== north ==
## RNG
module RNG(
    input               CLK,
    input               RST,
    input               RND_IN,
    output reg [7:0]    OUT,
    output reg          WE,
    input               FULL
);
Settings: LEC_CHECK=0, ABC_AREA=0, CAP_MARGIN=20, CELL_PAD_IN_SITES_DETAIL_PLACEMENT=1, CORE_MARGIN=2, CORE_UTILIZATION=40, PLACE_DENSITY_LB_ADDON=0.05, SETUP_SLACK_MARGIN=0.81, SLEW_MARGIN=40, TNS_END_PERCENT=100; clock period 3.17 ns.
run.sh (not shown) runs the stock make flow with config.mk's settings and CLKGATE_MAP_FILE=.
north: flow completed, timing, DRC and antenna clean
What south does differently from north at the input level:
Settings: TNS_END_PERCENT removed (was 100); PLACE_DENSITY newly set to 0.6; SLEW_MARGIN changed from 40 to 20; CELL_PAD_IN_SITES_DETAIL_PLACEMENT removed (was 1); PLACE_DENSITY_LB_ADDON removed (was 0.05); CORE_UTILIZATION changed from 40 to 9; SETUP_SLACK_MARGIN removed (was 0.81); ABC_AREA removed (was 0); the clock period (ns, I/O delays scaled along) changed from 3.17 to 5.61.
## What came out
Relative to north, part of the power in the clock network decreased by 2.1 points in south.
From north to south the numbers moved as follows: initial antenna violation count went up by 2; via count of the first global-routing pass went down by 4782.
south ended with more post-layout minimum cycle time than north.
In the floorplan summary, south is listed with a die area greater than that of north.
Relative to north, the final antenna diode count of south is higher by 5.
Total power down about 46% in south wrt north
Share of total power in combinational logic delta for south relative to north: 0.2 points lower
Comparing final period utilization for south and north, the bigger number came from north.
Setup changes, south to east
Settings: CAP_MARGIN: 20 -> 15; CORE_UTILIZATION: 9 -> 72; CTS_CLUSTER_DIAMETER: unset -> 353; the clock period (ns, I/O delays scaled along): 5.61 -> 2.02.
Results
The flow for east finished, though final verification flagged setup timing. The clock latency at the later pin of the worst-skew pair reported for east is smaller than that of south by 0.02 ns. east vs south: die area down by more than half. Re internal power consumption: east is about 180% up on south. east vs south — detailed-router iteration count before antenna repair rose 1. Run comparison: south beginning of the critical path i_cnt[8]; east beginning of the critical path i_cnt[15]. What south reported for routed wire length has to be multiplied by 1.05 to get the figure for east. Diff east..south | count of cell types in the netlist | unchanged. Between south and east, the setup slack is higher for south. Core utilization: east higher than south.
What west does differently from east at the input level:
Settings: clearing CTS_CLUSTER_DIAMETER, which used to be 353; swapping 72 for 40 in CORE_UTILIZATION; swapping 15 for 20 in CAP_MARGIN; swapping 2.02 for 5.0 in the clock period (ns, I/O delays scaled along).
### Flow results
- Diff east -> west | area of the multi-input gates | down by a few percent
- The count of final setup violators number comes out lower for west vs east.
- Sequential power (higher): east
- Delta(count of clock-buffer cells in the layout, west - east) > 0
- Global-route wire length before repair delta for west relative to east: about 5% lower
- Setup slack in west is larger than in east.
- In summary, west completed successfully, with a layout that passed the timing, DRC and antenna checks.
- Looking at routed length on met3, west sits below east.

* * *

Starting RTL as in the previous note.
clock: 1.82 ns
lec_check: 0
cap_margin: 20
core_margin: 2
core_utilization: 67
cts_cluster_diameter: 32
hold_slack_margin: 0.3
place_density: 0.6
setup_slack_margin: -0.14
slew_margin: 20
The starting point finished with negative setup slack left.
Then changed:
- CORE_UTILIZATION: 67 -> 70
- CTS_CLUSTER_DIAMETER: 32 -> not set
- HOLD_SLACK_MARGIN: 0.3 -> not set
- PLACE_DENSITY: 0.6 -> not set
- SETUP_SLACK_MARGIN: -0.14 -> not set
- clock period: 1.82 -> 2.07 ns (I/O delays scaled with it)
=> The changed run produced a layout that fails on negative setup slack; final cell count fell by 4.4%; setup slack improved by 0.25 ns; global-route usage decreases by 0.87 points; wire length is lower by 7.2%; via count came out lower by 4.0%; first-iteration DRC count shrinks by 0.64%; combinational power goes down by 22%; synthesized cell count does not change; non-clock buffer count is lower by 129.
Then changed:
- CTS_CLUSTER_DIAMETER: not set -> 32
- CTS_CLUSTER_SIZE: not set -> 37
- PLACE_DENSITY: not set -> 0.6
- SETUP_SLACK_MARGIN: not set -> 0.37
- clock period: 2.07 -> 2.17 ns (I/O delays scaled with it)
Outcome: The changed run completed and failed the layout checks on negative setup slack. Design area goes up by 6.6%. Count of clock-buffer cells in the layout goes up by 106. Cell count goes up by about 3.3%. Power goes up by 21%. Non-clock buffer count goes up by 49. Synthesized cell count stays the same. Wire length goes up by about 13%. Via count goes up by 6.6%. Global-route usage goes up by 3.5 points. Utilization goes up by 5.5 points.
Then changed:
- CAP_MARGIN: 20 -> 10
- CORE_UTILIZATION: 70 -> 40
- CTS_CLUSTER_DIAMETER: 32 -> not set
- CTS_CLUSTER_SIZE: 37 -> not set
- SETUP_SLACK_MARGIN: 0.37 -> not set
- clock period: 2.17 -> 2.16 ns (I/O delays scaled with it)
=>
- The changed run completed, yet does not pass: negative setup slack
- clock-buffer cell count shrinks by 112
- non-clock buffer count shrinks by 85
- worst hold slack gets worse by 0.064 ns
- via count drops by 10%
- routed wire length is lower by 11%
- flip-flop count does not change
- global-route usage shrinks by 18 points
- cell count rose by 8.6%

* * *

== juniper ==
RNG again, from the RTL that the note above started with.
export LEC_CHECK = 0
export CAP_MARGIN = 15
export CORE_ASPECT_RATIO = 0.71
export CORE_MARGIN = 2
export CORE_UTILIZATION = 72
export CTS_CLUSTER_DIAMETER = 90
export PLACE_DENSITY = 0.6
export SETUP_SLACK_MARGIN = -0.19
export SLEW_MARGIN = 20
create_clock -name core_clock -period 2.02 [get_ports {CLK}]
juniper completed end to end; final checks failed (setup timing).
Edits applied to the flow inputs when going from juniper to tundra:
- changing CAP_MARGIN from 15 to 40
- changing CTS_CLUSTER_DIAMETER from 90 to 372
- setting CTS_CLUSTER_SIZE to 10 for the first time
- removing CORE_ASPECT_RATIO (formerly 0.71)
- setting ABC_AREA to 1 for the first time
- changing SETUP_SLACK_MARGIN from -0.19 to 0.42
==> comparison <==
- Of juniper and tundra, not a single run came through the flow clean.
- Layout checks on juniper: not met. Flow itself completed; violations: setup timing.
- tundra against juniper: number of multi-input logic gates rose by 156, global-route usage fell by 1.2 points.
- Largest net degree at the start of global routing came out lower on tundra than on juniper.
- | overall via count from detail_route | tundra vs juniper | worse |
- tundra vs. juniper: synthesized cell count went up by 4.0%.
- Re setup slack: juniper and tundra aren't equal, and the higher value belongs to tundra.
- juniper consumes less power than tundra.
- Compared with juniper, tundra shows a chip area line of the yosys report that is 0.38% higher.
- Between juniper and tundra, the area of the mapped netlist is lower for juniper.

* * *

RNG again, from the RTL that the note above started with.
make LEC_CHECK=0 ABC_AREA=1 CAP_MARGIN=20 CELL_PAD_IN_SITES_DETAIL_PLACEMENT=1 CELL_PAD_IN_SITES_GLOBAL_PLACEMENT=1 CORE_ASPECT_RATIO=1.59 CORE_MARGIN=2 CORE_UTILIZATION=50 CTS_CLUSTER_DIAMETER=94 CTS_CLUSTER_SIZE=26 GPL_TIMING_DRIVEN=1 MAX_ROUTING_LAYER=met5 PLACE_DENSITY_LB_ADDON=0.07 SLEW_MARGIN=0 TNS_END_PERCENT=15 finish   # period 2.42 ns
==> next run, changes <==
Settings changed: ABC_AREA 1 to not set, CELL_PAD_IN_SITES_DETAIL_PLACEMENT 1 to not set, CELL_PAD_IN_SITES_GLOBAL_PLACEMENT 1 to not set, CORE_ASPECT_RATIO 1.59 to not set, CORE_UTILIZATION 50 to 58, CTS_CLUSTER_DIAMETER 94 to not set, CTS_CLUSTER_SIZE 26 to not set, GPL_TIMING_DRIVEN 1 to not set, MAX_ROUTING_LAYER met5 to not set, PLACE_DENSITY_LB_ADDON 0.07 to not set, SLEW_MARGIN 0 to 20, TNS_END_PERCENT 15 to not set.
Clock period 2.42 ns to 2.65 ns, I/O delays scaled along.
Outcome: The changed run went through all stages and came out clean. Die area came out lower by 14%. Non-clock buffer count is lower by 82. Clock-buffer cell count grows by 106. Clock skew came out lower by 0.0073 ns. Design area grows by 3.0%. Worst hold slack got worse by 0.21 ns. Combinational power shrinks by 61%. Routed wire length falls by 6.9%.

* * *

== build 45 ==
RNG again, from the RTL that the note above started with.
clock: 2.42 ns
lec_check: 0
cap_margin: 20
cell_pad_in_sites_detail_placement: 0
core_aspect_ratio: 0.73
core_margin: 2
core_utilization: 72
cts_cluster_diameter: 370
cts_cluster_size: 15
gpl_timing_driven: 1
max_routing_layer: met5
place_density_lb_addon: 0.05
setup_slack_margin: 0.72
slew_margin: 40
In build 45 the implementation completed, yet the final layout does not meet the checks, the culprit being negative setup slack.
> inputs changed (build 45 -> build 59)
- a deleted GPL_TIMING_DRIVEN that had been 1
- a change of SLEW_MARGIN from 40 to 20
- a deleted PLACE_DENSITY_LB_ADDON that had been 0.05
- a change of CTS_CLUSTER_SIZE from 15 to 42
- a deleted CELL_PAD_IN_SITES_DETAIL_PLACEMENT that had been 0
- a deleted CTS_CLUSTER_DIAMETER that had been 370
- a deleted MAX_ROUTING_LAYER that had been met5
- a deleted CORE_ASPECT_RATIO that had been 0.73
- a deleted SETUP_SLACK_MARGIN that had been 0.72
- a change of the clock period (ns, I/O delays scaled along) from 2.42 to 3.8
==> comparison <==
- Taking build 45 as the reference, in build 59 cell depth of the worst min-delay path dropped 2; upper clock frequency limit went down by 18%; starting density of the core held; combinational power went down about 40%.
- Sort build 45 and build 59 by first-pass GRT wire length, descending, and build 45 comes first.
- Build 59 vs. build 45: worst-margin pin slew grew by 0.21 ns; worst hold slack grew by 0.083 ns.
- The run showing the smaller detailed-route wire length is build 59.
- Build 59: overall power of the completed layout is 14 mW lower than what build 45 reported.
- Build 45 -> build 59: later-pin clock latency in the skew report flat
- Having completed the whole flow, build 59 delivered a layout that passed the timing, DRC and antenna checks.
- For the final worst-path cycle share, build 59 came in 24 points lower than build 45 did.
> inputs changed (build 59 -> build 92)
- PLACE_DENSITY: unset -> 0.6
- CTS_CLUSTER_SIZE: 42 -> unset
- CORE_UTILIZATION: 72 -> 66
- the clock period (ns, I/O delays scaled along): 3.8 -> 2.02
--- outcome ---
Of the two values seen for worst setup path startpoint, i_cnt[8] was produced by build 92 and i_cnt[0] by build 59. Going from build 59 to build 92, final wirelength grew by a few percent. Initial cell density of the core was higher in the run labelled build 59. Delta (build 92 minus build 59): total met3 wirelength after detailed routing now smaller; count of antenna diodes in the layout decreased 2. or4_4 as the slowest cell on the critical path was reported by build 92, and or3b_2 by build 59. The run showing the smaller standard-cell row count is build 59. Build 92 vs. build 59: final cycle utilization of the critical path went up by 44 points. Complete run, failing final checks: build 92, reason negative setup slack. Build 92 against build 59: area added between synthesis and finish went up 9.9 points; fmax picked up an extra 71 MHz; layout net count increased by 373 relative to the old numbers; overall power after layout went up by 90%.
[inputs] build 19 vs build 92
- CTS_CLUSTER_DIAMETER newly set to 372
- ABC_AREA newly set to 1
- CORE_UTILIZATION changed from 66 to 72
[summary]
The run with more setup slack is build 19; build 92 has less. The synthesized area per cell of build 19 falls short of that of build 92 by about 3.5%. Finished, but not clean: build 19, with negative setup slack. In the metrics for build 19 and build 92, the one carrying the lower clock-buffer cell count is build 92. Count of multi-input gates | build 19 above build 92. The run showing the smaller first-pass iteration count of the detailed router is build 92.
Power is estimated from default activity; no workload was simulated.
